File: flow/config.mk
export PLATFORM = sky130hd
export DESIGN_NAME = test_wrapper
export DESIGN_NICKNAME = test_wrapper
export VERILOG_FILES = /design/flow/design.v
export SDC_FILE = /design/flow/constraint.sdc
export NUM_CORES = 4
export LEC_CHECK = 0
export CAP_MARGIN = 20
export CORE_MARGIN = 2
export CORE_UTILIZATION = 72
export CTS_CLUSTER_SIZE = 31
export HOLD_SLACK_MARGIN = -0.09
export PLACE_DENSITY = 0.37
export SETUP_SLACK_MARGIN = 0.26
export SLEW_MARGIN = 20
File: flow/constraint.sdc
create_clock -name core_clock -period 2.21 [get_ports {clk}]
set_input_delay 0.4420 -clock core_clock [delete_from_list [all_inputs] [get_ports {clk}]]
set_output_delay 0.4420 -clock core_clock [all_outputs]
set_load 0.01 [all_outputs]
File: flow/design.v
module randomiser #(
	parameter WIDTH = 32
)(
	input clk,
	input reset,
	input enable,
	input  [31:0] i_initial,
	output [31:0] o
);
	reg [31:0] r;
	always @(posedge clk) begin
		if (reset)
			r <= i_initial;
		else if (enable) begin
				r[31] <= r[0];
				r[29] <= r[30] ^ r[0];
				r[25] <= r[26] ^ r[0];
				r[24] <= r[25] ^ r[0];
				r[   30] <= r[   31];
				r[28:26] <= r[29:27];
				r[23: 0] <= r[24: 1];
			end
	end
	assign o = r;
endmodule
module driver #(
	parameter WIDTH = 32
)(
	input reset,
	input clk_dut,
	input  [WIDTH-1:0] i_rand_a,
	input  [WIDTH-1:0] i_rand_b,
	input  [WIDTH-1:0] i_dut_out,
	output      [31:0] o_dut_delay,
	input              i_fselect,
	input  [WIDTH-1:0] i_fmanual_a,
	input  [WIDTH-1:0] i_fmanual_b,
	input  [WIDTH-1:0] i_fbitset_a,
	input  [WIDTH-1:0] i_fbitset_b,
	input  [WIDTH-1:0] i_fbitclr_a,
	input  [WIDTH-1:0] i_fbitclr_b,
	output [WIDTH-1:0] o_drive_dut_a,
	output [WIDTH-1:0] o_drive_dut_b,
	output [WIDTH-1:0] o_drive_mon_a,
	output [WIDTH-1:0] o_drive_mon_b
);
	localparam K = 4;
	reg [K-1:0] delay_count;
	reg [K-1:0] out_count;
	reg [  3:0] test_state;
	localparam STATE_IDLE  = 4'b0001;
	localparam STATE_READY = 4'b0010;
	localparam STATE_COUNT = 4'b0100;
	localparam STATE_DONE  = 4'b1000;
	always @(posedge clk_dut)
		if (reset)
			test_state <= STATE_IDLE;
		else case (test_state)
			STATE_IDLE : if (~|i_dut_out) test_state <= STATE_READY;
			STATE_READY: if ( &out_count) test_state <= STATE_COUNT;
			STATE_COUNT: if (~|i_dut_out) test_state <= STATE_DONE;
			STATE_DONE :                  test_state <= STATE_DONE;
			default    :                  test_state <= STATE_IDLE;
		endcase
	always @(posedge clk_dut)
		if (reset)
			delay_count <= {K{1'b1}};
		else if(test_state == STATE_COUNT)
			delay_count <= delay_count + 1'b1;
	always @(posedge clk_dut)
		if (reset)
			out_count <= {K{1'b0}};
		else if (test_state == STATE_DONE || i_fselect == 1'b1)
			out_count <= {K{1'b0}};
		else
			out_count <= out_count + 1'b1;
	reg [WIDTH-1:0] a_0;
	reg [WIDTH-1:0] b_0;
	always @(posedge clk_dut)
		if (reset) begin
			a_0 <= {WIDTH{1'b0}};
			b_0 <= {WIDTH{1'b0}};
		end
		else if (&out_count) begin
			a_0 <= {WIDTH{1'b0}};
			b_0 <= {WIDTH{1'b0}};
		end
		else begin
			a_0 <= i_rand_a;
			b_0 <= i_rand_b;
		end
	assign o_dut_delay = (test_state == STATE_DONE) ? delay_count : {32{1'b1}};
	reg [WIDTH-1:0] sa_0;
	reg [WIDTH-1:0] sb_0;
	reg [WIDTH-1:0] fa_0;
	reg [WIDTH-1:0] fb_0;
	always @(posedge clk_dut)
		if (i_fselect == 1'b0) begin
			sa_0 <= a_0 | i_fbitset_a;
			sb_0 <= b_0 | i_fbitset_b;
			fa_0 <= sa_0 & (~i_fbitclr_a);
			fb_0 <= sb_0 & (~i_fbitclr_b);
		end
		else begin
			sa_0 <= i_fmanual_a;
			sb_0 <= i_fmanual_b;
			fa_0 <= sa_0;
			fb_0 <= sb_0;
		end
	reg [WIDTH-1:0] fa_1;
	reg [WIDTH-1:0] fa_2;
	reg [WIDTH-1:0] fb_1;
	reg [WIDTH-1:0] fb_2;
	always @(posedge clk_dut) begin
		fa_1 <= fa_0;
		fa_2 <= fa_1;
		fb_1 <= fb_0;
		fb_2 <= fb_1;
	end
	assign o_drive_dut_a = fa_0;
	assign o_drive_dut_b = fb_0;
	assign o_drive_mon_a = fa_2;
	assign o_drive_mon_b = fb_2;
endmodule
module sub_mon #(
	parameter WIDTH = 32
)(
	input clk,
	input en,
	input reset,
	input      [WIDTH-1:0] i_a,
	input      [WIDTH-1:0] i_b,
	input      [WIDTH-1:0] i_dut_o,
	output reg [WIDTH-1:0] o_mon_o,
	output reg [WIDTH-1:0] o_dtm_o
);
	always @(posedge clk)
		if (!en)
			o_mon_o <= o_mon_o;
		else if (i_a[0] && i_b[0])
			o_mon_o <= i_b;
		else
			o_mon_o <= i_a + i_b;
	always @(posedge clk)
		if (en)
			o_dtm_o <= i_dut_o;
endmodule
module monitor #(
	parameter WIDTH       = 32,
	parameter NUM_SUB_MON = 2
)(
	input clk,
	input reset,
	input  [WIDTH-1:0] i_dut_ia,
	input  [WIDTH-1:0] i_dut_ib,
	input  [WIDTH-1:0] i_dut_os,
	output             o_mon_ready,
	output [WIDTH-1:0] o_diff
);
	reg [NUM_SUB_MON-1:0] dist_ctr;
	reg [NUM_SUB_MON-1:0] dist_ctr_delayed;
	always @(posedge clk) begin
		if (reset) begin
			dist_ctr        [NUM_SUB_MON-1]   <= 1'b1;
			dist_ctr        [NUM_SUB_MON-2:0] <= {(NUM_SUB_MON-1){1'b0}};
			dist_ctr_delayed[NUM_SUB_MON-1:0] <= {NUM_SUB_MON{1'b0}};
		end
		else begin
			dist_ctr              [0] <= dist_ctr[NUM_SUB_MON-1];
			dist_ctr[NUM_SUB_MON-1:1] <= dist_ctr[NUM_SUB_MON-2:0];
			dist_ctr_delayed          <= dist_ctr;
		end
	end
	reg        [WIDTH-1:0] a       [NUM_SUB_MON-1:0];
	reg        [WIDTH-1:0] b       [NUM_SUB_MON-1:0];
	reg        [WIDTH-1:0] o_dut   [NUM_SUB_MON-1:0];
	wire       [WIDTH-1:0] o_mon   [NUM_SUB_MON-1:0];
	wire       [WIDTH-1:0] o_dtm   [NUM_SUB_MON-1:0];
	reg        [WIDTH-1:0] sub_diff[NUM_SUB_MON-1:0];
	reg        [WIDTH-1:0] diff;
	wire [NUM_SUB_MON-1:0] en_sub;
	wire [NUM_SUB_MON-1:0] mat_diff[WIDTH-1:0];
	reg [1:0] ready_ctr;
	always @(posedge clk) begin
		if (reset)
			ready_ctr <= 2'b00;
		else if (dist_ctr[0])
			case (ready_ctr)
				2'b00:   ready_ctr <= 2'b01;
				2'b01:   ready_ctr <= 2'b10;
				2'b10:   ready_ctr <= 2'b11;
				2'b11:	ready_ctr <= 2'b11;
				default: ready_ctr <= 2'b00;
			endcase
	end
	assign o_mon_ready = &ready_ctr;
	assign o_diff = (&ready_ctr) ? diff : {WIDTH{1'b0}};
	genvar gi, gj;
	generate
	for (gi=0; gi<NUM_SUB_MON; gi=gi+1) begin: gen_sub_mon
		always @(posedge clk)
			if (reset) begin
				a    [gi] <= {WIDTH{1'b0}};
				b    [gi] <= {WIDTH{1'b0}};
				o_dut[gi] <= {WIDTH{1'b0}};
			end
			else if (dist_ctr[gi]) begin
				a    [gi] <= i_dut_ia;
				b    [gi] <= i_dut_ib;
				o_dut[gi] <= i_dut_os;
			end
		always @(posedge clk)
			if (reset)
				sub_diff [gi] <= {WIDTH{1'b0}};
			else if (dist_ctr[gi])
				sub_diff [gi] <= o_dtm[gi] ^ o_mon[gi];
			else
				sub_diff [gi] <= {WIDTH{1'b0}};
		assign en_sub[gi] = dist_ctr_delayed[gi];
		sub_mon #(
			.WIDTH     ( WIDTH )
		) u_sub_mon (
			.clk       ( clk         ),
			.en        ( en_sub[gi]  ),
			.reset     ( reset    ),
			.i_a       ( a    [gi] ),
			.i_b       ( b    [gi] ),
			.i_dut_o   ( o_dut[gi] ),
			.o_mon_o   ( o_mon[gi] ),
			.o_dtm_o   ( o_dtm[gi] )
		);
	end
	for (gj=0; gj<WIDTH; gj=gj+1) begin: gen_mat_outer
		for (gi=0; gi<NUM_SUB_MON; gi=gi+1) begin: gen_mat_inner
			assign mat_diff[gj][gi] = sub_diff [gi][gj];
		end
	end
	for (gj=0; gj<WIDTH; gj=gj+1) begin: gen_diff
		always @(posedge clk)
			diff[gj] <= |mat_diff[gj];
	end
	endgenerate
endmodule
module scoreboard #(
	parameter WIDTH = 32
)(
	input clk,
	input reset,
	input  i_freeze,
	input  i_mon_ready,
	input  [WIDTH-1:0] i_diff,
	output [31:0] o_data_ctr,
	output [31:0] o_error_ctr,
	output [31:0] o_maxacc,
	output [31:0] o_minacc
);
	wire enable;
	assign enable = !i_freeze && i_mon_ready;
	reg [31:0] data_ctr;
	reg [31:0] error_ctr;
	always @(posedge clk)
		if (reset) begin
			error_ctr <= {32{1'b0}};
			data_ctr  <= {32{1'b0}};
		end
		else if (enable) begin
			data_ctr <= data_ctr + 1'b1;
			if (|i_diff)
				error_ctr <= error_ctr + 1'b1;
		end
	assign o_data_ctr = data_ctr;
	assign o_error_ctr = error_ctr;
	reg [5:0] acc;
	wire [31:0] padded_diff;
	assign padded_diff = {i_diff, {32-WIDTH{1'b0}}};
	always @(posedge clk)
		casex(padded_diff)
			32'b1xxxxxxxxxxxxxxxxxxxxxxxxxxxxxxx: acc <= 6'h00;
			32'b01xxxxxxxxxxxxxxxxxxxxxxxxxxxxxx: acc <= 6'h01;
			32'b001xxxxxxxxxxxxxxxxxxxxxxxxxxxxx: acc <= 6'h02;
			32'b0001xxxxxxxxxxxxxxxxxxxxxxxxxxxx: acc <= 6'h03;
			32'b00001xxxxxxxxxxxxxxxxxxxxxxxxxxx: acc <= 6'h04;
			32'b000001xxxxxxxxxxxxxxxxxxxxxxxxxx: acc <= 6'h05;
			32'b0000001xxxxxxxxxxxxxxxxxxxxxxxxx: acc <= 6'h06;
			32'b00000001xxxxxxxxxxxxxxxxxxxxxxxx: acc <= 6'h07;
			32'b000000001xxxxxxxxxxxxxxxxxxxxxxx: acc <= 6'h08;
			32'b0000000001xxxxxxxxxxxxxxxxxxxxxx: acc <= 6'h09;
			32'b00000000001xxxxxxxxxxxxxxxxxxxxx: acc <= 6'h0a;
			32'b000000000001xxxxxxxxxxxxxxxxxxxx: acc <= 6'h0b;
			32'b0000000000001xxxxxxxxxxxxxxxxxxx: acc <= 6'h0c;
			32'b00000000000001xxxxxxxxxxxxxxxxxx: acc <= 6'h0d;
			32'b000000000000001xxxxxxxxxxxxxxxxx: acc <= 6'h0e;
			32'b0000000000000001xxxxxxxxxxxxxxxx: acc <= 6'h0f;
			32'b00000000000000001xxxxxxxxxxxxxxx: acc <= 6'h10;
			32'b000000000000000001xxxxxxxxxxxxxx: acc <= 6'h11;
			32'b0000000000000000001xxxxxxxxxxxxx: acc <= 6'h12;
			32'b00000000000000000001xxxxxxxxxxxx: acc <= 6'h13;
			32'b000000000000000000001xxxxxxxxxxx: acc <= 6'h14;
			32'b0000000000000000000001xxxxxxxxxx: acc <= 6'h15;
			32'b00000000000000000000001xxxxxxxxx: acc <= 6'h16;
			32'b000000000000000000000001xxxxxxxx: acc <= 6'h17;
			32'b0000000000000000000000001xxxxxxx: acc <= 6'h18;
			32'b00000000000000000000000001xxxxxx: acc <= 6'h19;
			32'b000000000000000000000000001xxxxx: acc <= 6'h1a;
			32'b0000000000000000000000000001xxxx: acc <= 6'h1b;
			32'b00000000000000000000000000001xxx: acc <= 6'h1c;
			32'b000000000000000000000000000001xx: acc <= 6'h1d;
			32'b0000000000000000000000000000001x: acc <= 6'h1e;
			32'b00000000000000000000000000000001: acc <= 6'h1f;
			32'b00000000000000000000000000000000: acc <= 6'h20;
			default:                              acc <= 6'h00;
		endcase
	reg [5:0] maxacc;
	reg [5:0] minacc;
	always @(posedge clk)
		if (reset) begin
			maxacc <= 6'h00;
			minacc <= 6'h20;
		end
		else if (enable) begin
			if (acc > maxacc)
				maxacc <= acc;
			if (acc < minacc)
				minacc <= acc;
		end
	assign o_maxacc = {{32-WIDTH{1'b0}}, maxacc};
	assign o_minacc = {{32-WIDTH{1'b0}}, minacc};
endmodule
module testbench #(
	parameter WIDTH = 16,
	parameter NUM_SUB_MON = 3
)(
	input clk_dut,
	input reset,
	input enable,
	input freeze,
	output [31:0] o_data_ctr,
	output [31:0] o_error_ctr,
	output [31:0] o_dut_delay,
	input              i_fselect,
	input  [WIDTH-1:0] i_fmanual_a,
	input  [WIDTH-1:0] i_fmanual_b,
	input  [WIDTH-1:0] i_fbitset_a,
	input  [WIDTH-1:0] i_fbitset_b,
	input  [WIDTH-1:0] i_fbitclr_a,
	input  [WIDTH-1:0] i_fbitclr_b,
	output [31:0] o_maxacc,
	output [31:0] o_minacc,
	output [WIDTH-1:0] o_dut_a,
	output [WIDTH-1:0] o_dut_b,
	input  [WIDTH-1:0] i_dut_out
);
	wire      [31:0] rand_a;
	wire      [31:0] rand_b;
	wire [WIDTH-1:0] drive_mon_a;
	wire [WIDTH-1:0] drive_mon_b;
	wire [WIDTH-1:0] mnt_diff;
	wire             mon_ready;
	randomiser #(
		.WIDTH      ( WIDTH      )
	) u_randomiser_a (
	  .clk         ( clk_dut    ),
	  .reset       ( reset      ),
	  .enable      ( enable     ),
	  .i_initial   (32'hCAFEF00D),
	  .o           ( rand_a     )
	);
	randomiser #(
		.WIDTH      ( WIDTH      )
	) u_randomiser_b (
	  .clk         ( clk_dut    ),
	  .reset       ( reset      ),
	  .enable      ( enable     ),
	  .i_initial   (32'hFEEDC0DE),
	  .o           ( rand_b     )
	);
	driver #(
		.WIDTH      ( WIDTH      )
	) u_driver (
		.reset      ( reset      ),
		.clk_dut    ( clk_dut    ),
		.i_rand_a   ( rand_a[WIDTH-1:0]),
		.i_rand_b   ( rand_b[WIDTH-1:0]),
		.i_dut_out  ( i_dut_out  ),
		.i_fselect    ( i_fselect  ),
		.i_fmanual_a  ( i_fmanual_a  ),
		.i_fmanual_b  ( i_fmanual_b  ),
		.i_fbitset_a  ( i_fbitset_a  ),
		.i_fbitset_b  ( i_fbitset_b  ),
		.i_fbitclr_a  ( i_fbitclr_a  ),
		.i_fbitclr_b  ( i_fbitclr_b  ),
		.o_dut_delay   ( o_dut_delay ),
		.o_drive_dut_a ( o_dut_a     ),
		.o_drive_dut_b ( o_dut_b     ),
		.o_drive_mon_a ( drive_mon_a ),
		.o_drive_mon_b ( drive_mon_b )
	);
	monitor #(
		.WIDTH      ( WIDTH      ),
		.NUM_SUB_MON( NUM_SUB_MON)
	) u_monitor (
		.clk        ( clk_dut    ),
		.reset      ( reset      ),
		.i_dut_ia   ( drive_mon_a),
		.i_dut_ib   ( drive_mon_b),
		.i_dut_os   ( i_dut_out  ),
		.o_mon_ready( mon_ready  ),
		.o_diff     ( mnt_diff   )
	);
	scoreboard #(
		.WIDTH      ( WIDTH      )
	) u_scoreboard (
		.clk        ( clk_dut    ),
		.reset      ( reset      ),
		.i_freeze   ( freeze     ),
		.i_mon_ready( mon_ready  ),
		.i_diff     ( mnt_diff   ),
		.o_error_ctr( o_error_ctr),
		.o_data_ctr ( o_data_ctr ),
		.o_maxacc   ( o_maxacc   ),
		.o_minacc   ( o_minacc   )
	);
endmodule
module test_wrapper #(
	parameter SYS_VERSION = 41,
	parameter WIDTH = 16,
	parameter NUM_SUB_MON = 3
)(
	input clk,
	input reset,
	input       [5:0] slave_address,
	input             slave_read,
	input             slave_write,
	input      [31:0] slave_writedata,
	output reg [31:0] slave_readdata,
	output [WIDTH-1:0] dut_a,
	output [WIDTH-1:0] dut_b,
	input  [WIDTH-1:0] dut_out
);
	reg  [31:0] d_hpc_ctrl;
	wire [31:0] o_hpc_datctr;
	wire [31:0] o_hpc_errctr;
	wire [31:0] o_hpc_sysver;
	wire [31:0] o_hpc_dutdelay;
	reg  [31:0] i_hpc_fselect;
	reg  [31:0] i_hpc_fmanual_a;
	reg  [31:0] i_hpc_fmanual_b;
	reg  [31:0] i_hpc_fbitset_a;
	reg  [31:0] i_hpc_fbitset_b;
	reg  [31:0] i_hpc_fbitclr_a;
	reg  [31:0] i_hpc_fbitclr_b;
	reg  [31:0] o_hpc_maxacc;
	reg  [31:0] o_hpc_minacc;
	localparam D_CTRL_ADDR     = 6'h00;
	localparam O_SYSVER_ADDR   = 6'h04;
	localparam I_FSELECT_ADDR    = 6'h10;
	localparam I_FMANUAL_A_ADDR  = 6'h14;
	localparam I_FMANUAL_B_ADDR  = 6'h18;
	localparam I_FBITSET_A_ADDR  = 6'h1C;
	localparam I_FBITSET_B_ADDR  = 6'h20;
	localparam I_FBITCLR_A_ADDR  = 6'h24;
	localparam I_FBITCLR_B_ADDR  = 6'h28;
	localparam O_DUTDELAY_ADDR   = 6'h2C;
	localparam O_DATCTR_ADDR   = 6'h30;
	localparam O_ERRCTR_ADDR   = 6'h34;
	localparam O_MAXACC_ADDR   = 6'h38;
	localparam O_MINACC_ADDR   = 6'h3C;
	wire writing = ~slave_read && slave_write;
	wire reading = slave_read && ~slave_write;
	always @(posedge clk) begin
		case (slave_address)
			D_CTRL_ADDR:
				if (writing)
					d_hpc_ctrl <= slave_writedata;
				else if (reading)
					slave_readdata <= d_hpc_ctrl;
			O_DATCTR_ADDR:
				if (reading)
					slave_readdata <= o_hpc_datctr;
			O_ERRCTR_ADDR:
				if (reading)
					slave_readdata <= o_hpc_errctr;
			O_SYSVER_ADDR:
				if (reading)
					slave_readdata <= o_hpc_sysver;
			O_DUTDELAY_ADDR:
				if (reading)
					slave_readdata <= o_hpc_dutdelay;
			O_MAXACC_ADDR:
				if (reading)
					slave_readdata <= o_hpc_maxacc;
			O_MINACC_ADDR:
				if (reading)
					slave_readdata <= o_hpc_minacc;
			I_FSELECT_ADDR:
				if (writing)
					i_hpc_fselect <= slave_writedata;
			I_FMANUAL_A_ADDR:
				if (writing)
					i_hpc_fmanual_a <= slave_writedata;
			I_FMANUAL_B_ADDR:
				if (writing)
					i_hpc_fmanual_b <= slave_writedata;
			I_FBITSET_A_ADDR:
				if (writing)
					i_hpc_fbitset_a <= slave_writedata;
			I_FBITSET_B_ADDR:
				if (writing)
					i_hpc_fbitset_b <= slave_writedata;
			I_FBITCLR_A_ADDR:
				if (writing)
					i_hpc_fbitclr_a <= slave_writedata;
			I_FBITCLR_B_ADDR:
				if (writing)
					i_hpc_fbitclr_b <= slave_writedata;
		endcase
	end
	assign o_hpc_sysver = SYS_VERSION;
	testbench #(
		.WIDTH      ( WIDTH      ),
		.NUM_SUB_MON( NUM_SUB_MON)
	) u_testbench (
		.clk_dut    ( clk        ),
		.reset      ( d_hpc_ctrl[0] ),
		.enable     ( d_hpc_ctrl[1] ),
		.freeze     ( d_hpc_ctrl[2] ),
		.o_data_ctr ( o_hpc_datctr  ),
		.o_error_ctr( o_hpc_errctr  ),
		.o_dut_delay( o_hpc_dutdelay),
		.i_fselect    ( i_hpc_fselect[0] ),
		.i_fmanual_a  ( i_hpc_fmanual_a[WIDTH-1:0] ),
		.i_fmanual_b  ( i_hpc_fmanual_b[WIDTH-1:0] ),
		.i_fbitset_a  ( i_hpc_fbitset_a[WIDTH-1:0] ),
		.i_fbitset_b  ( i_hpc_fbitset_b[WIDTH-1:0] ),
		.i_fbitclr_a  ( i_hpc_fbitclr_a[WIDTH-1:0] ),
		.i_fbitclr_b  ( i_hpc_fbitclr_b[WIDTH-1:0] ),
		.o_maxacc   ( o_hpc_maxacc  ),
		.o_minacc   ( o_hpc_minacc  ),
		.o_dut_a    ( dut_a      ),
		.o_dut_b    ( dut_b      ),
		.i_dut_out  ( dut_out    )
	);
endmodule
File: flow/run.sh
#!/bin/bash
# the make line also repeats each setting of config.mk as NAME=value (left out here)
make -C /OpenROAD-flow-scripts/flow DESIGN_CONFIG=/design/flow/config.mk WORK_HOME=/design/flow/orfs CLKGATE_MAP_FILE= finish
==> results of run 1 <==
-- per-layer routing --
metal | global-route usage | up-vias | wire (um)
met5 | 0 | - | 31
met4 | 0.183 | 2 | 5050
met3 | 0.0585 | 339 | 6020
met2 | 0.659 | 1219 | 41200
met1 | 0.444 | 10300 | 29600
li1 | - | 9212 | -
-- timing repair --
action	in CTS	in global routing
pin swaps	61	105
setup buffers	21	32
gates resized	168	163
setup endpoints to repair	141	89
-- cell type report --
cell class	count	area share
inverter	33	0.00343
clock buffer	103	0.0628
timing repair buffer	334	0.0870
sequential	786	0.510
clock inverter	36	0.0121
multi-input combinational	1536	0.307
tap	525	0.0182
-- metrics by stage --
| stage | setup TNS, ps | hold slack (ps) | cells | setup slack [ps] | utilization |
|---|---|---|---|---|---|
| after global placement | -15850 | 311 | 3161 | -163 | 0.805 |
| final | -771 | 323 | 3353 | -130 | 0.912 |
| after floorplan | -3020 | 310 | 2466 | -94.4 | - |
| after detailed placement | -21200 | 312 | 3161 | -229 | 0.805 |
| after CTS | -108 | 319 | 3321 | -45.1 | 0.887 |
| after global routing | -1700 | 328 | 3353 | -170 | 0.912 |
==> flow_summary.toml, run 1 <==
# yosys + openroad results
[synthesis]
syn_area_per_cell_sq_um = 11.6
top_cells_by_count = "dfxtp_1 (529), nor2_1 (381), edfxtp_1 (257), mux2i_1 (174), nand2_1 (154)"
syn-cell-area_sq_mm = 0.0287
synthArstFlopShare = 0
synth_warnings = 14
yosys_area_sq_mm = 0.0287
mux_share = 0.0608
ys.flops = 786
syn_inst = 2466
ys_types = 67
synth-adder-area-share = 0.0240
yosys-stat-cells = 2466
ys_sh_simple = 0.136
netlist.area_leader.share = 0.370
ff_type = "dfxtp_1"
ys_top_logic_family = "simple AND/OR/NAND/NOR gates"
synth_seq_share = 0.639
area_leaders = "dfxtp_1 (37%), edfxtp_1 (27%), mux2i_1 (6.1%)"
synth.most_common_cell = "dfxtp_1"
ys_sh_aoi = 0.0784
synth_area_leader_cell = "dfxtp_1"
xor_share = 0.0434
edf_count = 257
fp_nets = 2579

[pwr]
leakagePower_nw = 14.2
power_density_mw_per_mm2 = 811
powerComb_mw = 0.438
power_mw = 29.3
seq-power_mw = 15.0
maxPowerGroup = "sequential cells"
seqPwrFrac = 0.512
combPwrFrac = 0.015
powerClk_mw = 13.9
p_switching_mw = 5.95
power_switching_share = 0.203
clkPwrFrac = 0.474
peakVddDrop_mv = 0.855
power.internal_mw = 23.3

[run]
maxCapViolations = 0
tool_warnings = 32

[sta]
timing.final.ws_setup_ps = -130
skew_ps = 24.2
period_needed_ps = 2340
setup_violations = 15
hold_violations = 0
fmaxAchievable_mhz = 427
rsz0062_at_grt = "true"
worst_pin_slew_ps = 844
finalCritPeriodShare = 1.06
finalMaxSlewViolations = 0
relSlewSlack = 0.436

[die]
io_pins = 122
die_x_um = 204
chip_area_sq_mm = 0.0414
core_sq_mm = 0.0395
fp_util = 0.725
dieHeight_um = 204
rows = 73

[finish]
area_growth_syn_to_layout_pct = 25.8
fin_area_sq_mm = 0.0361
fillers = 1468
logic_area_sq_mm = 0.0111
register_area_sq_mm = 0.0184
nets = 2879

[cts]
clockRootBuffer = "clkbuf_16"
clk_latency_ps = 620
path_clk_slew_ps = 70
cts_tree = "done"
numCtsBuffers = 75
h-tree-depth = 3
cts_sinks = 786
cts_hold_buffers = 0
cts.path.max_buffers = 3

[critical_path]
crit_path_max_fanout = 3
cp_cell_sequence = "ha_1, nand4_1, nor3_2, a21oi_4, a31oi_4, xor2_1, nand2_1, xnor2_1"
critPathBufInv = 0
path_class = "reg2reg"
critPathArrivalTime_ps = 2700
r2r_slack_ps = -130
r2r-start = "u_testbench.u_monitor.a[2][12]"
critPathSlowestCell = "dfxtp_1"
critPathMaxStageDelay_ps = 330
reg2reg_depth = 8
crit_required_ps = 2570
startpoint = "u_testbench.u_monitor.a[2][12]"
cp-end-kind = "flip-flop"
crit_cells = 8
crit_family = "simple AND/OR/NAND/NOR gates"
startpoint_type = "flip-flop"

[global_route]
grt_usage = 0.372
grt_max_degree = 100
grt_first_pass_wirelength_um = 118000
grt_overflow = 0
antenna_found_initial = 1
grt_pass1_vias = 21000

[drt]
vias = 21100
antennaDiodeCount = 0
postRouteAntennaNets = 0
drc_errors = 0
routedWlPerCell_um = 24.4
drt_wl_total_um = 82000
first_iter_violations = 2095
via_per_inst = 6.30
first_pass_iters = 6

[hold_path]
min-delay-start = "u_testbench.u_driver.fa_1[15]"
whs_path_depth = 0
holdPathEnd = "u_testbench.u_driver.fa_2[15]"
hold_class = "reg2reg"

[placement]
portBuffers = 120
place.gp.congestion = 0.893
dp_hpwl_um = 46500
dpl_cell_area_sq_mm = 0.0318

[outcome]
failed_checks = "setup timing"
status = "finished with violations"
==> run 2, diff against run 1 <==
Settings changed: CELL_PAD_IN_SITES_GLOBAL_PLACEMENT set to 3, CORE_ASPECT_RATIO set to 0.68, CORE_MARGIN 2 to 5, CORE_UTILIZATION 72 to 40, CTS_CLUSTER_SIZE 31 to 22, GPL_TIMING_DRIVEN set to 1, HOLD_SLACK_MARGIN -0.09 to -0.03, MAX_ROUTING_LAYER set to met5, MIN_ROUTING_LAYER set to met1, PLACE_DENSITY 0.37 to unset, PLACE_DENSITY_LB_ADDON set to 0.1, SETUP_SLACK_MARGIN 0.26 to 1.0, SLEW_MARGIN 20 to 0, TNS_END_PERCENT set to 85.
Clock period 2.21 ns to 3.91 ns, I/O delays scaled along.
==> flow_summary.toml, run 2 <==
# yosys + openroad results
[outcome]
status = "timing/DRC/antenna clean"

[critical_path]
cp-end-kind = "flip-flop"
r2r_slack_ps = 1090
cp_cell_sequence = "ha_1, a21oi_1, a21oi_1, o31ai_4, a21oi_1, o21a_1, or3_1, xnor2_1"
crit_family = "AND-OR/OR-AND gates"
path_class = "reg2reg"
reg2reg_depth = 8
crit_cells = 8
crit_path_max_fanout = 5
startpoint_type = "flip-flop"
critPathMaxStageDelay_ps = 470
critPathArrivalTime_ps = 3180
startpoint = "u_testbench.u_monitor.b[1][2]"
path_common_cell = "a21oi_1"
r2r-start = "u_testbench.u_monitor.b[1][2]"
critPathSlowestCell = "or3_1"
critPathBufInv = 0
crit_required_ps = 4260

[placement]
place.gp.congestion = 0.838
dpl_cell_area_sq_mm = 0.0309
place_ws_ps = 816
dp_hpwl_um = 54300
portBuffers = 120

[finish]
fin_area_sq_mm = 0.0334
fillers = 6409
final_core_util = 0.473
nets = 2699
register_area_sq_mm = 0.0183
area_growth_syn_to_layout_pct = 16.5
logic_area_sq_mm = 0.00985

[synthesis]
fp_nets = 2579
synth_warnings = 14
syn-cell-area_sq_mm = 0.0287
xor_share = 0.0434
ys_types = 67
netlist.area_leader.share = 0.370
yosys_area_sq_mm = 0.0287
area_leaders = "dfxtp_1 (37%), edfxtp_1 (27%), mux2i_1 (6.1%)"
synth_area_leader_cell = "dfxtp_1"
ys.flops = 786
synthArstFlopShare = 0
syn_inst = 2466
mux_share = 0.0608
edf_count = 257
top_cells_by_count = "dfxtp_1 (529), nor2_1 (381), edfxtp_1 (257), mux2i_1 (174), nand2_1 (154)"
yosys-stat-cells = 2466
ys_sh_aoi = 0.0784
ys_sh_simple = 0.136
ys_top_logic_family = "simple AND/OR/NAND/NOR gates"
synth-adder-area-share = 0.0240
ff_type = "dfxtp_1"
synth.most_common_cell = "dfxtp_1"
syn_area_per_cell_sq_um = 11.6
synth_seq_share = 0.639

[pwr]
powerComb_mw = 0.214
power_density_mw_per_mm2 = 474
p_switching_mw = 3.23
seq-power_mw = 8.46
seqPwrFrac = 0.535
leakagePower_nw = 12.8
power_switching_share = 0.205
maxPowerGroup = "sequential cells"
combPwrFrac = 0.014
power.internal_mw = 12.6
powerClk_mw = 7.13
peakVddDrop_mv = 0.269
clkPwrFrac = 0.451

[hold_path]
hold_class = "reg2reg"
holdPathEnd = "u_testbench.u_driver.fb_2[7]"
min-delay-start = "u_testbench.u_driver.fb_1[7]"
whs_path_depth = 0

[die]
core_sq_mm = 0.0706
chip_area_sq_mm = 0.0772
die_x_um = 335
fp_util = 0.406
io_pins = 122
dieHeight_um = 231
rows = 80

[run]
tool_warnings = 32
maxCapViolations = 0

[global_route]
grt_pass1_vias = 17300
busiest_layer = "met1"
grt_max_degree = 189
antenna_found_initial = 5
grt_overflow = 0
met1_usage = 0.328
grt_usage = 0.194
grt_first_pass_wirelength_um = 113000
met3_usage = 0.0387
use_met2 = 0.250

[drt]
drt_wl_total_um = 76200
first_pass_iters = 6
routedWlPerCell_um = 21.2
postRouteAntennaNets = 0
first_iter_violations = 1525
drc_errors = 0
via_per_inst = 5.08
vias = 18300

[sta]
timing.final.ws_setup_ps = 1090
setup_violations = 0
fmaxAchievable_mhz = 354
fin_setup_tns_ps = 0
skew_ps = 14.7
whs_ps = 319
finalCritPeriodShare = 0.722
finalMaxSlewViolations = 0
period_needed_ps = 2820
rsz0062_at_grt = "true"
relSlewSlack = 0.293
worst_pin_slew_ps = 1060
hold_violations = 0

[cts]
cts_hold_buffers = 0
clockRootBuffer = "clkbuf_16"
numCtsBuffers = 76
clk_latency_ps = 620
cts_sinks = 786
cts_tree = "done"
cts.path.max_buffers = 3
path_clk_slew_ps = 60
h-tree-depth = 3
-- run 2: cell type report --
type                            instances  share of cell area
Sequential cell                       786               0.549
Multi-Input combinational cell       1536               0.295
Clock buffer                          117              0.0671
Timing Repair Buffer                  153              0.0445
Tap cell                              943              0.0354
Clock inverter                         24             0.00529
Inverter                               33             0.00371
Antenna cell                            1           0.0000750
-- run 2: routing by layer --
metal / up-vias / routed length (um) / share of wire
met1: 8938 / 42300 / 0.56
met2: 384 / 28600 / 0.38
li1: 8851 / - / -
met5: - / 0 / 0
met4: 0 / 1090 / 0.014
met3: 80 / 4130 / 0.054
-- run 2: stage by stage --
step           instances  power [mW]
6_report            3593        15.8
5_1_grt             3592        16.4
4_1_cts             3592        16.0
3_5_place_dp        3451        8.86
3_3_place_gp        3451        8.85
2_1_floorplan       2466        8.71
-- run 2: repair_timing --
action                                  in CTS  in global routing
cloned                                       0                  0
endpoints found under the hold margin        0                  0
gates resized                                1                  2
pin swaps                                    0                  0
buffers inserted                             0                  0
endpoints found under the setup margin       2                  3
==> run 3, diff against run 2 <==
Settings changed: ABC_AREA set to 1, CELL_PAD_IN_SITES_DETAIL_PLACEMENT set to 1, CELL_PAD_IN_SITES_GLOBAL_PLACEMENT 3 to 2, CORE_ASPECT_RATIO 0.68 to 1.83, CORE_MARGIN 5 to 3, CORE_UTILIZATION 40 to 69, CTS_CLUSTER_SIZE 22 to 78, GPL_TIMING_DRIVEN 1 to unset, HOLD_SLACK_MARGIN -0.03 to 0.2, MIN_ROUTING_LAYER met1 to met2, PLACE_DENSITY_LB_ADDON 0.1 to 0.23, SETUP_SLACK_MARGIN 1.0 to unset, SLEW_MARGIN 0 to 20, TNS_END_PERCENT 85 to unset.
Clock period 3.91 ns to 2.34 ns, I/O delays scaled along.
==> flow_summary.toml, run 3 <==
# physical design summary
[synthesis]
ys_top_logic_family = "simple AND/OR/NAND/NOR gates"
ys.flops = 786
ys_types = 42
area_leaders = "dfxtp_1 (35%), edfxtp_1 (25%), nand2_1 (9.0%)"
edf_count = 257
synth_seq_share = 0.596
xor_share = 0.0217
yosys-stat-cells = 3463
synth.most_common_cell = "nand2_1"
synth_warnings = 14
synth_area_leader_cell = "dfxtp_1"
syn_inst = 3463
syn-cell-area_sq_mm = 0.0307
fp_nets = 3576
synth-adder-area-share = 0.0224
mux_share = 0
yosys_area_sq_mm = 0.0307
ff_type = "dfxtp_1"
syn_area_per_cell_sq_um = 8.86
ys_sh_aoi = 0.0828
ys_sh_simple = 0.225
netlist.area_leader.share = 0.345
top_cells_by_count = "nand2_1 (739), nor2_1 (532), dfxtp_1 (529), inv_1 (273), o21ai_0 (267)"
synthArstFlopShare = 0

[die]
die_x_um = 162
fp_util = 0.698
core_sq_mm = 0.0440
dieHeight_um = 291
chip_area_sq_mm = 0.0472
rows = 104

[outcome]
haltStage = "global placement without I/O (3_1_place_gp_skip_io)"
status = "did not finish"
error = "[ERROR FLW-0024] Place density exceeds 1.0 (current PLACE_DENSITY_LB_ADDON =  0.23). Please check if the value of  PLACE_DENSITY_LB_ADDON is between 0 and 0.99."
==> run 4, diff against run 3 <==
Settings changed: ABC_AREA 1 to unset, CELL_PAD_IN_SITES_DETAIL_PLACEMENT 1 to unset, CELL_PAD_IN_SITES_GLOBAL_PLACEMENT 2 to 0, CORE_ASPECT_RATIO 1.83 to 0.68, CORE_MARGIN 3 to 5, CORE_UTILIZATION 69 to 40, CTS_CLUSTER_SIZE 78 to 71, GPL_ROUTABILITY_DRIVEN set to 0, GPL_TIMING_DRIVEN set to 1, HOLD_SLACK_MARGIN 0.2 to 0.28, MAX_ROUTING_LAYER met5 to met4, MIN_ROUTING_LAYER met2 to met1, PLACE_DENSITY_LB_ADDON 0.23 to 0.1, SETUP_SLACK_MARGIN set to 1.0, SLEW_MARGIN 20 to 0, TNS_END_PERCENT set to 5.
Clock period 2.34 ns to 3.91 ns, I/O delays scaled along.
==> flow_summary.toml, run 4 <==
# yosys + openroad results
[outcome]
status = "timing/DRC/antenna clean"

[finish]
nets = 2694
area_growth_syn_to_layout_pct = 17.1
fin_area_sq_mm = 0.0335

[cts]
clockRootBuffer = "clkbuf_16"
h-tree-depth = 3
path_clk_slew_ps = 60
cts_sinks = 786
clk_latency_ps = 640
cts.path.max_buffers = 3
cts_hold_buffers = 0
cts_tree = "done"
numCtsBuffers = 77

[pwr]
combPwrFrac = 0.013
power_switching_share = 0.206
p_switching_mw = 3.36
clkPwrFrac = 0.467
powerClk_mw = 7.61
power_density_mw_per_mm2 = 485
power_mw = 16.3
maxPowerGroup = "sequential cells"
leakagePower_nw = 12.8
seqPwrFrac = 0.520
seq-power_mw = 8.46
powerComb_mw = 0.211
peakVddDrop_mv = 0.284
power.internal_mw = 12.9

[critical_path]
crit_cells = 8
r2r-start = "u_testbench.u_monitor.a[1][2]"
critPathMaxStageDelay_ps = 490
cp_cell_sequence = "ha_1, a21oi_1, a21oi_1, o31ai_4, a21oi_1, o21a_1, or3_1, xnor2_1"
crit_required_ps = 4290
path_class = "reg2reg"
startpoint_type = "flip-flop"
critPathArrivalTime_ps = 3230
critPathBufInv = 0
path_common_cell = "a21oi_1"
crit_family = "AND-OR/OR-AND gates"
r2r_slack_ps = 1060
cp-end-kind = "flip-flop"
reg2reg_depth = 8
critPathSlowestCell = "o31ai_4"
crit_path_max_fanout = 5
startpoint = "u_testbench.u_monitor.a[1][2]"

[synthesis]
synth.most_common_cell = "dfxtp_1"
ys_sh_aoi = 0.0784
ys_sh_simple = 0.136
netlist.area_leader.share = 0.370
synth-adder-area-share = 0.0240
xor_share = 0.0434
syn_inst = 2466
ys.flops = 786
yosys_area_sq_mm = 0.0287
ff_type = "dfxtp_1"
ys_types = 67
synth_area_leader_cell = "dfxtp_1"
synth_warnings = 14
syn-cell-area_sq_mm = 0.0287
mux_share = 0.0608
synth_seq_share = 0.639
edf_count = 257
syn_area_per_cell_sq_um = 11.6
ys_top_logic_family = "simple AND/OR/NAND/NOR gates"
top_cells_by_count = "dfxtp_1 (529), nor2_1 (381), edfxtp_1 (257), mux2i_1 (174), nand2_1 (154)"
yosys-stat-cells = 2466
synthArstFlopShare = 0
area_leaders = "dfxtp_1 (37%), edfxtp_1 (27%), mux2i_1 (6.1%)"
fp_nets = 2579

[sta]
setup_violations = 0
whs_ps = 325
fin_setup_tns_ps = 0
hold_violations = 0
rsz0062_at_grt = "false"
fmaxAchievable_mhz = 351
worst_pin_slew_ps = 1010
finalCritPeriodShare = 0.728
period_needed_ps = 2850
skew_ps = 19.8
finalMaxSlewViolations = 0
relSlewSlack = 0.324

[placement]
dp_hpwl_um = 50300
dpl_cell_area_sq_mm = 0.0309
portBuffers = 120

[die]
io_pins = 122
dieHeight_um = 231
chip_area_sq_mm = 0.0772
rows = 80
die_x_um = 335
core_sq_mm = 0.0706
fp_util = 0.406

[global_route]
grt_usage = 0.189
use_met2 = 0.251
grt_max_degree = 88
met1_usage = 0.295
grt_first_pass_wirelength_um = 109000
grt_pass1_vias = 17500
busiest_layer = "met1"
antenna_found_initial = 11
met3_usage = 0.0357
grt_overflow = 0

[run]
maxCapViolations = 0
tool_warnings = 28

[drt]
postRouteAntennaNets = 0
routedWlPerCell_um = 20.1
drt_wl_total_um = 72100
drc_errors = 0
via_per_inst = 5.10
first_iter_violations = 1450
first_pass_iters = 5
vias = 18300

[hold_path]
hold_class = "reg2reg"
holdPathEnd = "u_testbench.u_driver.fa_2[15]"
min-delay-start = "u_testbench.u_driver.fa_1[15]"
whs_path_depth = 0
[run 4: stage by stage]
stage / cells / worst slack [ps] / util
6_report: 3592 / 1060 / 0.475
4_1_cts: 3588 / 1120 / 0.475
2_1_floorplan: 2466 / 852 / -
3_3_place_gp: 3444 / 731 / 0.438
5_1_grt: 3591 / 1020 / 0.475
3_5_place_dp: 3444 / 770 / 0.438
[run 4: what timing repair did]
action,CTS,global route
pin swaps,0,0
resized,1,2
setup endpoints to repair,1,1
cloned,0,0
setup buffers,0,0
[run 4: final cells by class]
type                            instances  area, sq um
Antenna cell                            3         7.51
Clock buffer                          105         2200
Clock inverter                         39          427
Fill cell                            6344        37000
Inverter                               33          124
Multi-Input combinational cell       1536         9870
Sequential cell                       786        18300
Tap cell                              943         1180
Timing Repair Buffer                  147         1430
[run 4: layer usage]
layer / wire, um / share of wire / vias to the layer above
li1: - / - / 8874
met1: 38400 / 0.53 / 8927
met2: 28900 / 0.40 / 415
met3: 3460 / 0.048 / 94
met4: 1360 / 0.019 / 0
met5: 0 / 0 / -
==> run 5, diff against run 4 <==
Settings changed: CAP_MARGIN 20 to 30, CELL_PAD_IN_SITES_GLOBAL_PLACEMENT 0 to unset, CORE_ASPECT_RATIO 0.68 to 1.73, CORE_MARGIN 5 to 2, CORE_UTILIZATION 40 to 70, CTS_CLUSTER_DIAMETER set to 249, CTS_CLUSTER_SIZE 71 to unset, GPL_ROUTABILITY_DRIVEN 0 to unset, GPL_TIMING_DRIVEN 1 to 0, HOLD_SLACK_MARGIN 0.28 to unset, MAX_ROUTING_LAYER met4 to unset, PLACE_DENSITY set to 0.62, PLACE_DENSITY_LB_ADDON 0.1 to unset, SETUP_SLACK_MARGIN 1.0 to 0.24, SLEW_MARGIN 0 to 5, TNS_END_PERCENT 5 to 100.
Clock period 3.91 ns to 1.62 ns, I/O delays scaled along.
==> flow_summary.toml, run 5 <==
# yosys + openroad results
[outcome]
status = "finished with violations"
failed_checks = "setup timing"

[global_route]
antenna_found_initial = 11
grt_max_degree = 33
grt_usage = 0.431
grt_pass1_vias = 22800
grt_first_pass_wirelength_um = 135000
grt_overflow = 0

[synthesis]
ys.flops = 786
yosys-stat-cells = 2466
area_leaders = "dfxtp_1 (37%), edfxtp_1 (27%), mux2i_1 (6.1%)"
syn-cell-area_sq_mm = 0.0287
ys_sh_aoi = 0.0784
ff_type = "dfxtp_1"
syn_area_per_cell_sq_um = 11.6
top_cells_by_count = "dfxtp_1 (529), nor2_1 (381), edfxtp_1 (257), mux2i_1 (174), nand2_1 (154)"
syn_inst = 2466
synth_warnings = 14
fp_nets = 2579
edf_count = 257
ys_types = 67
mux_share = 0.0608
synth_area_leader_cell = "dfxtp_1"
synth.most_common_cell = "dfxtp_1"
xor_share = 0.0434
synth_seq_share = 0.639
netlist.area_leader.share = 0.370
synthArstFlopShare = 0
yosys_area_sq_mm = 0.0287
ys_top_logic_family = "simple AND/OR/NAND/NOR gates"
synth-adder-area-share = 0.0240
ys_sh_simple = 0.136

[placement]
dp_hpwl_um = 55400
portBuffers = 119
dpl.cell_count = 3131
place.gp.congestion = 0.911
dpl_cell_area_sq_mm = 0.0314

[drt]
first_pass_iters = 11
drc_errors = 0
drt-met1-wl_um = 32300
first_iter_violations = 3850
via_per_inst = 7.06
topRoutingLayerUsed = "met5"
postRouteAntennaNets = 0
vias = 24200
drt_wl_total_um = 114000
routedWlPerCell_um = 33.2
routed-wl-met2_um = 51600
wl_met3_um = 14700

[finish]
area_growth_syn_to_layout_pct = 29.7
nets = 2937
fin_area_sq_mm = 0.0372
layout.cells.non_filler = 3430

[die]
core_sq_mm = 0.0404
chip_area_sq_mm = 0.0426
fp_util = 0.709
die_x_um = 158
dieHeight_um = 270
io_pins = 122
rows = 97

[pwr]
peakVddDrop_mv = 1.14
maxPowerGroup = "sequential cells"
p_switching_mw = 8.44
power_switching_share = 0.225
powerComb_mw = 0.758
powerClk_mw = 16.3
seqPwrFrac = 0.544
clkPwrFrac = 0.436
combPwrFrac = 0.020
power_mw = 37.5
power_density_mw_per_mm2 = 1010
leakagePower_nw = 14.5
seq-power_mw = 20.4
power.internal_mw = 29.0

[cts]
clockRootBuffer = "clkbuf_16"
path_clk_slew_ps = 80
cts_sinks = 786
h-tree-depth = 3
clk_latency_ps = 650
numCtsBuffers = 67
cts.path.max_buffers = 3
cts_tree = "done"

[critical_path]
startpoint_type = "flip-flop"
startpoint = "u_testbench.u_monitor.a[0][3]"
reg2reg_depth = 9
crit_cells = 9
r2r-start = "u_testbench.u_monitor.a[0][3]"
critPathArrivalTime_ps = 3170
path_common_cell = "a21o_1"
cp-end-kind = "flip-flop"
crit_required_ps = 1950
critPathBufInv = 1
critPathMaxStageDelay_ps = 440
r2r_slack_ps = -1220
path_class = "reg2reg"
cp_cell_sequence = "ha_2, a21o_1, a21o_1, buf_4, or3_4, nand4_1, a21oi_2, o21ai_4, xnor2_2"
crit_family = "AND-OR/OR-AND gates"
crit_path_max_fanout = 3
critPathSlowestCell = "o21ai_4"

[sta]
finalCritPeriodShare = 1.75
worst_pin_slew_ps = 869
setup_violations = 116
relSlewSlack = 0.421
timing.final.ws_setup_ps = -1220
fin_setup_tns_ps = -63700
finalMaxSlewViolations = 0
rsz0062_at_grt = "true"
skew_ps = 42.3
hold_violations = 0
period_needed_ps = 2840
fmaxAchievable_mhz = 352

[run]
maxCapViolations = 0
tool_warnings = 32

[hold_path]
whs_path_depth = 2
min-delay-start = "slave_address[5]"
holdPathEnd = "slave_readdata[0]"
hold_class = "in2reg"
## run 5: final cells by class
cell class	instances	area [sq um]
sequential	786	18500
multi-input combinational	1538	11900
fill	1322	3240
timing repair buffer	288	2880
clock buffer	95	1930
buffer	110	945
tap	544	681
clock inverter	28	174
inverter	33	131
antenna	8	20.0
## run 5: repair_timing
action | in CTS | in global routing
endpoints found under the setup margin | 742 | 563
gates resized | 690 | 307
cloned | 6 | 1
setup buffers | 118 | 44
hold buffers | 0 | 0
pin swaps | 114 | 125
## run 5: per-layer routing
metal | GRT usage | vias up
met4 | 0.394 | 10
met5 | 0 | -
met1 | 0.422 | 11300
met2 | 0.727 | 2432
met3 | 0.115 | 1109
li1 | - | 9337
## run 5: stage by stage
stage                     worst slack, ps  hold WS [ps]   util
after floorplan                      -565           310      -
after global placement              -1510           311  0.776
after detailed placement            -1400           312  0.776
after CTS                            -716           130  0.884
after global routing                -1210           145  0.919
final                               -1220           138  0.920
==> run 6, diff against run 5 <==
Settings changed: CAP_MARGIN 30 to 10, CORE_ASPECT_RATIO 1.73 to unset, CTS_CLUSTER_DIAMETER 249 to 381, CTS_CLUSTER_SIZE set to 20, GPL_TIMING_DRIVEN 0 to unset, HOLD_SLACK_MARGIN set to 0.29, MIN_ROUTING_LAYER met1 to unset, PLACE_DENSITY 0.62 to 0.64, SETUP_SLACK_MARGIN 0.24 to -0.16, SLEW_MARGIN 5 to 20, TNS_END_PERCENT 100 to unset.
Clock period 1.62 ns to 1.61 ns, I/O delays scaled along.
==> flow_summary.toml, run 6 <==
# yosys + openroad results
[synthesis]
syn-cell-area_sq_mm = 0.0287
mux_share = 0.0608
ys_sh_simple = 0.136
fp_nets = 2579
ys_types = 67
area_leaders = "dfxtp_1 (37%), edfxtp_1 (27%), mux2i_1 (6.1%)"
ys_top_logic_family = "simple AND/OR/NAND/NOR gates"
netlist.area_leader.share = 0.370
syn_area_per_cell_sq_um = 11.6
xor_share = 0.0434
synthArstFlopShare = 0
top_cells_by_count = "dfxtp_1 (529), nor2_1 (381), edfxtp_1 (257), mux2i_1 (174), nand2_1 (154)"
ys_sh_aoi = 0.0784
ys.flops = 786
synth_seq_share = 0.639
synth_warnings = 14
syn_inst = 2466
synth-adder-area-share = 0.0240
edf_count = 257
yosys_area_sq_mm = 0.0287
ff_type = "dfxtp_1"
yosys-stat-cells = 2466
synth.most_common_cell = "dfxtp_1"
synth_area_leader_cell = "dfxtp_1"

[sta]
hold_violations = 0
worst_pin_slew_ps = 1160
fin_setup_tns_ps = -47550
fmaxAchievable_mhz = 449
whs_ps = 316
period_needed_ps = 2230
finalMaxSlewViolations = 0
skew_ps = 23.0
rsz0062_at_grt = "true"
timing.final.ws_setup_ps = -616
finalCritPeriodShare = 1.38
relSlewSlack = 0.214
setup_violations = 227

[pwr]
power_mw = 33.1
powerComb_mw = 0.679
clkPwrFrac = 0.359
leakagePower_nw = 14.8
peakVddDrop_mv = 1.13
combPwrFrac = 0.021
seqPwrFrac = 0.621
powerClk_mw = 11.9
power.internal_mw = 26.2
power_switching_share = 0.207
maxPowerGroup = "sequential cells"
p_switching_mw = 6.85
seq-power_mw = 20.5
power_density_mw_per_mm2 = 904

[critical_path]
critPathMaxStageDelay_ps = 350
crit_family = "AND-OR/OR-AND gates"
startpoint = "u_testbench.u_monitor.b[0][4]"
critPathSlowestCell = "dfxtp_2"
cp_cell_sequence = "ha_4, a21o_1, a21o_1, o21a_1, a211o_1, a21oi_2, xor2_1, o21ai_1"
path_common_cell = "a21o_1"
path_class = "reg2reg"
critPathBufInv = 0
r2r_slack_ps = -620
critPathArrivalTime_ps = 2570
crit_cells = 8
r2r-start = "u_testbench.u_monitor.b[0][4]"
crit_path_max_fanout = 3
startpoint_type = "flip-flop"
cp-end-kind = "flip-flop"
crit_required_ps = 1950
reg2reg_depth = 8

[finish]
nets = 3056
fillers = 1647
final_core_util = 0.900
logic_area_sq_mm = 0.0111
register_area_sq_mm = 0.0184
area_growth_syn_to_layout_pct = 27.6

[cts]
h-tree-depth = 2
clockRootBuffer = "clkbuf_16"
cts.path.max_buffers = 3
cts_tree = "done"
path_clk_slew_ps = 90
clk_latency_ps = 630
numCtsBuffers = 45
cts_sinks = 786

[die]
core_sq_mm = 0.0406
rows = 74
dieHeight_um = 206
chip_area_sq_mm = 0.0426
fp_util = 0.705
io_pins = 122
die_x_um = 206

[drt]
postRouteAntennaNets = 0
first_iter_violations = 2031
routedWlPerCell_um = 23.1
drt_wl_total_um = 81000
first_pass_iters = 6
antennaDiodeCount = 0
via_per_inst = 6.04
vias = 21200
drc_errors = 0

[outcome]
status = "finished with violations"
failed_checks = "setup timing"

[hold_path]
min-delay-start = "slave_writedata[31]"
holdPathEnd = "d_hpc_ctrl[31]"
whs_path_depth = 1
hold_class = "in2reg"

[global_route]
grt_overflow = 0
antenna_found_initial = 1
grt_usage = 0.366
grt_first_pass_wirelength_um = 118000
grt_max_degree = 65
grt_pass1_vias = 21100

[run]
tool_warnings = 33
maxCapViolations = 0

[placement]
portBuffers = 120
place.gp.congestion = 0.921
dp_hpwl_um = 50400
-- run 6: routing by layer --
layer | global-route usage | vias to the layer above | part of all wire
li1 | - | 9527 | -
met1 | 0.435 | 10300 | 0.36
met2 | 0.638 | 1074 | 0.50
met3 | 0.0553 | 311 | 0.072
met4 | 0.203 | 0 | 0.066
met5 | 0 | - | 0
-- run 6: cell type report --
| class | instances | area share |
|---|---|---|
| clock buffer | 79 | 0.0343 |
| clock inverter | 4 | 0.00226 |
| inverter | 33 | 0.00339 |
| multi-input combinational | 1537 | 0.305 |
| sequential | 786 | 0.503 |
| tap | 532 | 0.0182 |
| timing repair buffer | 540 | 0.134 |
-- run 6: repair_timing --
item	4_1_cts	5_1_grt
hold buffers	15	0
cloned	1	0
gates resized	213	129
setup buffers	30	32
setup endpoints to repair	166	107
pin swaps	108	92
endpoints found under the hold margin	15	0
-- run 6: stage by stage --
| stage | instance area [sq um] | setup slack, ps | instances |
|---|---|---|---|
| 2_1_floorplan | 29100 | -574 | 2466 |
| 3_3_place_gp | 33700 | -607 | 3376 |
| 3_5_place_dp | 33700 | -667 | 3376 |
| 4_1_cts | 35900 | -577 | 3492 |
| 5_1_grt | 36600 | -657 | 3511 |
| 6_report | 36600 | -616 | 3511 |
==> run 7, diff against run 6 <==
Settings changed: CAP_MARGIN 10 to 20, CELL_PAD_IN_SITES_GLOBAL_PLACEMENT set to 3, CORE_ASPECT_RATIO set to 0.95, CORE_MARGIN 2 to 5, CORE_UTILIZATION 70 to 40, CTS_CLUSTER_DIAMETER 381 to unset, CTS_CLUSTER_SIZE 20 to 22, GPL_TIMING_DRIVEN set to 1, HOLD_SLACK_MARGIN 0.29 to unset, MAX_ROUTING_LAYER set to met4, MIN_ROUTING_LAYER set to met1, PLACE_DENSITY 0.64 to unset, PLACE_DENSITY_LB_ADDON set to 0.1, SETUP_SLACK_MARGIN -0.16 to 1.0, SLEW_MARGIN 20 to 0, TNS_END_PERCENT set to 85.
Clock period 1.61 ns to 3.91 ns, I/O delays scaled along.
==> flow_summary.toml, run 7 <==
# yosys + openroad results
[outcome]
status = "timing/DRC/antenna clean"

[pwr]
seq-power_mw = 8.46
power_mw = 16.7
power_density_mw_per_mm2 = 495
seqPwrFrac = 0.506
powerClk_mw = 8.05
power.internal_mw = 13.3
combPwrFrac = 0.012
power_switching_share = 0.207
p_switching_mw = 3.46
maxPowerGroup = "sequential cells"
clkPwrFrac = 0.482
leakagePower_nw = 13.0
powerComb_mw = 0.206
peakVddDrop_mv = 0.362

[hold_path]
hold_class = "reg2reg"
min-delay-start = "u_testbench.u_driver.fa_1[6]"
holdPathEnd = "u_testbench.u_driver.fa_2[6]"
whs_path_depth = 0

[synthesis]
synth_warnings = 14
synth_seq_share = 0.639
syn-cell-area_sq_mm = 0.0287
ys.flops = 786
ys_top_logic_family = "simple AND/OR/NAND/NOR gates"
syn_area_per_cell_sq_um = 11.6
synth.most_common_cell = "dfxtp_1"
syn_inst = 2466
synth-adder-area-share = 0.0240
xor_share = 0.0434
synth_area_leader_cell = "dfxtp_1"
ys_sh_simple = 0.136
ys_sh_aoi = 0.0784
area_leaders = "dfxtp_1 (37%), edfxtp_1 (27%), mux2i_1 (6.1%)"
yosys-stat-cells = 2466
edf_count = 257
top_cells_by_count = "dfxtp_1 (529), nor2_1 (381), edfxtp_1 (257), mux2i_1 (174), nand2_1 (154)"
mux_share = 0.0608
fp_nets = 2579
synthArstFlopShare = 0
netlist.area_leader.share = 0.370
ys_types = 67
yosys_area_sq_mm = 0.0287
ff_type = "dfxtp_1"

[cts]
path_clk_slew_ps = 60
cts_hold_buffers = 0
cts.path.max_buffers = 3
cts_tree = "done"
h-tree-depth = 3
clockRootBuffer = "clkbuf_16"
numCtsBuffers = 82
cts_sinks = 786
clk_latency_ps = 640

[critical_path]
startpoint_type = "flip-flop"
reg2reg_depth = 7
r2r-start = "u_testbench.u_monitor.ready_ctr[0]"
crit_path_max_fanout = 8
crit_family = "simple AND/OR/NAND/NOR gates"
critPathMaxStageDelay_ps = 630
critPathBufInv = 0
path_class = "reg2reg"
crit_end = "u_testbench.u_scoreboard.error_ctr[28]"
crit_required_ps = 4490
critPathArrivalTime_ps = 3340
crit_cells = 7
r2r-end = "u_testbench.u_scoreboard.error_ctr[28]"
critPathSlowestCell = "nor4_4"
startpoint = "u_testbench.u_monitor.ready_ctr[0]"
cp-end-kind = "flip-flop"
cp_cell_sequence = "nand2_2, a21oi_2, o21ai_1, nor4_4, nand4_1, or3_1, nand2_1"
r2r_slack_ps = 1150

[sta]
period_needed_ps = 2760
rsz0062_at_grt = "true"
hold_violations = 0
relSlewSlack = 0.318
finalCritPeriodShare = 0.705
worst_pin_slew_ps = 1020
fin_setup_tns_ps = 0
setup_violations = 0
skew_ps = 28.4
finalMaxSlewViolations = 0
fmaxAchievable_mhz = 363

[placement]
portBuffers = 120
dp_hpwl_um = 49000
place.gp.congestion = 0.831

[run]
tool_warnings = 34
maxCapViolations = 0

[global_route]
grt_max_degree = 148
grt_usage = 0.187
grt_overflow = 0
antenna_found_initial = 5
grt_first_pass_wirelength_um = 108000
grt_pass1_vias = 17400

[drt]
vias = 17800
drt-met1-wl_um = 33100
first_iter_violations = 1082
via_per_inst = 4.98
first_pass_iters = 5
drc_errors = 0
drt_wl_total_um = 71200
routedWlPerCell_um = 19.9
topRoutingLayerUsed = "met4"
wl_met3_um = 2750
postRouteAntennaNets = 0
routed-wl-met2_um = 33900

[die]
die_x_um = 285
core_sq_mm = 0.0708
fp_util = 0.405
chip_area_sq_mm = 0.0771
io_pins = 122
dieHeight_um = 271
rows = 95

[finish]
nets = 2700
area_growth_syn_to_layout_pct = 17.9
[run 7: per-stage QoR]
stage,util,instance area (sq um),std cells,hold slack [ps],setup WS (ps)
2_1_floorplan,-,28700,2466,310,1060
3_3_place_gp,0.436,30900,3424,311,785
3_5_place_dp,0.436,30900,3424,312,762
4_1_cts,0.477,33800,3578,326,1070
5_1_grt,0.477,33800,3580,328,991
6_report,0.477,33800,3582,326,1150
[run 7: area by class of cell]
cell class / instances / area (sq um)
Antenna cell: 4 / 10.0
Clock buffer: 115 / 2390
Clock inverter: 39 / 483
Fill cell: 6399 / 37100
Inverter: 33 / 124
Multi-Input combinational cell: 1536 / 9860
Sequential cell: 786 / 18300
Tap cell: 921 / 1150
Timing Repair Buffer: 148 / 1450
[run 7: routing by layer]
metal,vias up,GRT usage
met5,-,-
met4,0,0.0419
met3,104,0.0331
met2,309,0.303
met1,8553,0.248
li1,8873,-
[run 7: repair_timing]
action	in CTS	in global routing
resized	0	2
buffers inserted	0	0
endpoints found under the setup margin	0	7
==> run 8, diff against run 7 <==
Settings changed: ABC_AREA set to 1, CELL_PAD_IN_SITES_GLOBAL_PLACEMENT 3 to 1, CORE_ASPECT_RATIO 0.95 to 1.26, CORE_MARGIN 5 to 8, CTS_CLUSTER_DIAMETER set to 63, CTS_CLUSTER_SIZE 22 to unset, GPL_ROUTABILITY_DRIVEN set to 1, GPL_TIMING_DRIVEN 1 to unset, HOLD_SLACK_MARGIN set to 0.19, MIN_ROUTING_LAYER met1 to unset, PLACE_DENSITY_LB_ADDON 0.1 to unset, SETUP_SLACK_MARGIN 1.0 to 0.59, TNS_END_PERCENT 85 to 50.
Clock period 3.91 ns to 2.45 ns, I/O delays scaled along.
==> flow_summary.toml, run 8 <==
# yosys + openroad results
[outcome]
status = "timing/DRC/antenna clean"

[synthesis]
syn-cell-area_sq_mm = 0.0307
ys_sh_aoi = 0.0828
xor_share = 0.0217
syn_inst = 3463
mux_share = 0
fp_nets = 3576
syn_area_per_cell_sq_um = 8.86
synth.most_common_cell = "nand2_1"
ys_sh_simple = 0.225
area_leaders = "dfxtp_1 (35%), edfxtp_1 (25%), nand2_1 (9.0%)"
edf_count = 257
ys_types = 42
ys.flops = 786
synth_warnings = 14
yosys-stat-cells = 3463
ys_top_logic_family = "simple AND/OR/NAND/NOR gates"
yosys_area_sq_mm = 0.0307
synth-adder-area-share = 0.0224
ff_type = "dfxtp_1"
synthArstFlopShare = 0
synth_area_leader_cell = "dfxtp_1"
top_cells_by_count = "nand2_1 (739), nor2_1 (532), dfxtp_1 (529), inv_1 (273), o21ai_0 (267)"
synth_seq_share = 0.596
netlist.area_leader.share = 0.345

[hold_path]
hold_class = "reg2reg"
whs_path_depth = 0
holdPathEnd = "u_testbench.u_driver.fa_2[12]"
min-delay-start = "u_testbench.u_driver.fa_1[12]"

[cts]
cts_sinks = 786
numCtsBuffers = 85
cts_tree = "done"
path_clk_slew_ps = 60
clockRootBuffer = "clkbuf_16"
h-tree-depth = 3
cts.path.max_buffers = 3
clk_latency_ps = 650

[sta]
relSlewSlack = 0.387
fin_setup_tns_ps = 0
skew_ps = 38.8
period_needed_ps = 1890
whs_ps = 313
rsz0062_at_grt = "true"
hold_violations = 0
fmaxAchievable_mhz = 528
worst_pin_slew_ps = 919
setup_violations = 0
finalCritPeriodShare = 0.772
finalMaxSlewViolations = 0

[drt]
via_per_inst = 4.96
vias = 23200
drc_errors = 0
routedWlPerCell_um = 20.0
first_iter_violations = 1456
postRouteAntennaNets = 0
drt_wl_total_um = 93600
first_pass_iters = 5

[die]
die_x_um = 263
fp_util = 0.402
rows = 114
core_sq_mm = 0.0763
chip_area_sq_mm = 0.0859
io_pins = 122
dieHeight_um = 327

[pwr]
powerComb_mw = 0.389
power_mw = 26.9
power_density_mw_per_mm2 = 734
combPwrFrac = 0.014
power.internal_mw = 21.1
clkPwrFrac = 0.483
peakVddDrop_mv = 0.524
maxPowerGroup = "sequential cells"
power_switching_share = 0.214
powerClk_mw = 13.0
leakagePower_nw = 15.3
p_switching_mw = 5.77
seqPwrFrac = 0.503
seq-power_mw = 13.5

[critical_path]
reg2reg_depth = 8
critPathBufInv = 0
critPathSlowestCell = "ha_1"
startpoint_type = "flip-flop"
path_class = "reg2reg"
crit_required_ps = 2780
critPathMaxStageDelay_ps = 320
crit_family = "simple AND/OR/NAND/NOR gates"
crit_cells = 8
critPathArrivalTime_ps = 2220
r2r_slack_ps = 560
path_common_cell = "nand2_1"
cp-end-kind = "flip-flop"
r2r-start = "u_testbench.u_monitor.a[2][1]"
startpoint = "u_testbench.u_monitor.a[2][1]"
cp_cell_sequence = "ha_1, nand2_1, nand2_1, nand2_1, nand2_1, or2_2, nand3_1, nand2_1"
crit_path_max_fanout = 4

[run]
tool_warnings = 32
maxCapViolations = 0

[finish]
register_area_sq_mm = 0.0183
fin_area_sq_mm = 0.0366
nets = 3726
fillers = 7394
layout.cells.non_filler = 4672
logic_area_sq_mm = 0.0112
area_growth_syn_to_layout_pct = 19.3

[global_route]
antenna_found_initial = 1
grt_pass1_vias = 22700
grt_first_pass_wirelength_um = 141000
grt_usage = 0.220
grt_overflow = 0
grt_max_degree = 122

[placement]
portBuffers = 120
dp_hpwl_um = 66700
place.gp.congestion = 0.887
dpl.cell_count = 4499
dpl_cell_area_sq_mm = 0.0334
run 8: what timing repair did:
action                                  in CTS  in global routing
pin swaps                                    0                  7
gates resized                              143                 82
endpoints found under the setup margin     107                 93
buffers inserted                             0                 10
hold buffers                                 0                  0
cloned                                       0                  3
run 8: cell type report:
| class | count | share of cell area |
|---|---|---|
| antenna | 1 | 0.0000684 |
| clock buffer | 120 | 0.0655 |
| clock inverter | 39 | 0.0125 |
| inverter | 279 | 0.0289 |
| multi-input combinational | 2267 | 0.305 |
| sequential | 786 | 0.501 |
| tap | 986 | 0.0337 |
| timing repair buffer | 194 | 0.0535 |
run 8: per-stage QoR:
step | util | setup slack [ps]
detailed placement | 0.437 | 93.7
finish | 0.480 | 558
CTS | 0.474 | 357
floorplan | - | 247
global placement | 0.437 | 54.3
global route | 0.480 | 393
run 8: per-layer routing:
| metal | routed length, um | vias to the layer above | global-route usage |
|---|---|---|---|
| li1 | - | 11700 | - |
| met1 | 39000 | 10900 | 0.255 |
| met2 | 47400 | 476 | 0.382 |
| met3 | 3320 | 159 | 0.0274 |
| met4 | 3980 | 0 | 0.0952 |
| met5 | 0 | - | - |
No activity file was given, so power comes from the tool's default toggle rates.
